== run A ==
## cpu_8bit
module cpu_8bit (
    input wire clk,
    input wire reset,
    input wire [7:0] data_in,
    output wire [7:0] data_out,
    output wire [7:0] address,
    output wire mem_write
);
clock: 2.08 ns
lec_check: 0
abc_area: 1
cap_margin: 0
core_margin: 2
core_utilization: 72
cts_cluster_diameter: 363
cts_cluster_size: 16
gpl_timing_driven: 1
min_routing_layer: met1
place_density: 0.64
setup_slack_margin: -0.16
slew_margin: 20
run.sh (not shown) runs the stock make flow with config.mk's settings and CLKGATE_MAP_FILE=.
Run A did not finish: a tool error stopped it during global routing.
diff inputs: run A => run B
Settings: SETUP_SLACK_MARGIN: -0.16 -> -0.25; CORE_UTILIZATION: 72 -> 20; PLACE_DENSITY: 0.64 -> unset; CTS_CLUSTER_DIAMETER: 363 -> 75; CAP_MARGIN: 0 -> 20; the clock period (ns, I/O delays scaled along): 2.08 -> 2.49.
--- outcome ---
Final checks on run B, whose flow otherwise completed, came back failing, citing setup timing. Sort run B and run A by die boundary height, ascending, and run A comes first. Per the comparison of run B with run A, die size rose 10000 sq um, multiplexer share of the synthesized area about even, horizontal die dimension rose 84%. Of run B and run A, the run reporting the higher number of cells upsized or downsized after cts was run A. [run B] site row count rose 95% relative to run A. Reported for run B and run A, area reported by Yosys stat turned out identical to the last digit. On core utilization before placement, the higher figure sits with run A, not run B.
## Diff of input files: run C against run B
Settings: a change of CTS_CLUSTER_DIAMETER from 75 to 331; a change of CAP_MARGIN from 20 to 0; a change of CTS_CLUSTER_SIZE from 16 to 100; an added TNS_END_PERCENT of 5; a change of CORE_UTILIZATION from 20 to 56; a change of CORE_MARGIN from 2 to 7.
--- outcome ---
The runs compared here, run B and run C, all ended either early or with open violations.
Final checks on run B, whose flow otherwise completed, came back failing, citing setup timing.
On total of endpoints with negative setup slack in the final report: between run B and run C, it ends up lower for run C.
Area of the die of run C falls short of that of run B by more than half.
Per the comparison of run C with run B, count of filler cells inserted in the layout down about 70%, number of maximum-capacitance constraint violations has remained practically unchanged, via count moved up.
Input changes introduced in run D (baseline for comparison: run C):
Settings: CORE_MARGIN changed from 7 to 2; CTS_CLUSTER_SIZE changed from 100 to 99; CAP_MARGIN changed from 0 to 20; TNS_END_PERCENT changed from 5 to 100.
Notes after the runs:
Compared with run C, run D shows total of plain and repair buffers excluding clock buffers that has gone down slightly.
Status for run C and run D: no clean run
Status run C: flow complete, layout not clean - setup timing
Status: post-detailed-placement cell area parity (run D, run C)
On final cell count, run C and run D are neck and neck.
Relative to run C, portion of total power attributed to sequential cells has gone up in run D.

---

Setup of run 1:
Starting RTL as in the previous note.
Settings: LEC_CHECK=0, CAP_MARGIN=20, CORE_ASPECT_RATIO=0.5, CORE_MARGIN=2, CORE_UTILIZATION=68, CTS_CLUSTER_DIAMETER=216, CTS_CLUSTER_SIZE=100, PLACE_DENSITY_LB_ADDON=0.3, SLEW_MARGIN=20, TNS_END_PERCENT=15; clock period 4.0 ns.
Run 1 finished all stages; the layout is clean.
Inputs modified between run 1 and run 2:
- SETUP_SLACK_MARGIN now 1.11, previously not set
- SLEW_MARGIN now 5, was 20
- GPL_ROUTABILITY_DRIVEN now 0, previously not set
- GPL_TIMING_DRIVEN now 0, previously not set
- CELL_PAD_IN_SITES_DETAIL_PLACEMENT now 1, previously not set
- CTS_CLUSTER_DIAMETER now 104, was 216
- PLACE_DENSITY_LB_ADDON no longer set, was 0.3
- CTS_CLUSTER_SIZE no longer set, was 100
- MAX_ROUTING_LAYER now met4, previously not set
- TNS_END_PERCENT now 90, was 15
- CORE_ASPECT_RATIO now 1.62, was 0.5
- CAP_MARGIN now 30, was 20
==> results <==
Of run 1 and run 2, only run 1 finishes the flow clean. Run 2 did not run to completion, as it errored out during detailed placement (3_5_place_dp). Diff run 1 -> run 2: placeable core area rose about 4%; share of flip-flops with an asynchronous set or reset after synthesis about even; area after synthesis flat. Fraction of synthesized cell area in xor and xnor cells: run 1 vs run 2 identical. Run 2 vs. run 1: die area shrank by 0.34%, initial standard-cell utilization of the core shrank by 2.9 points. Run 2 vs run 1: height of the chip up. Diff run 2..run 1 | yosys stat chip area | unchanged. Taking run 1 as the reference, in run 2 post-synthesis simple-gate area fraction shows no meaningful change, synthesized cell count comparable.
No activity file was given, so power comes from the tool's default toggle rates.
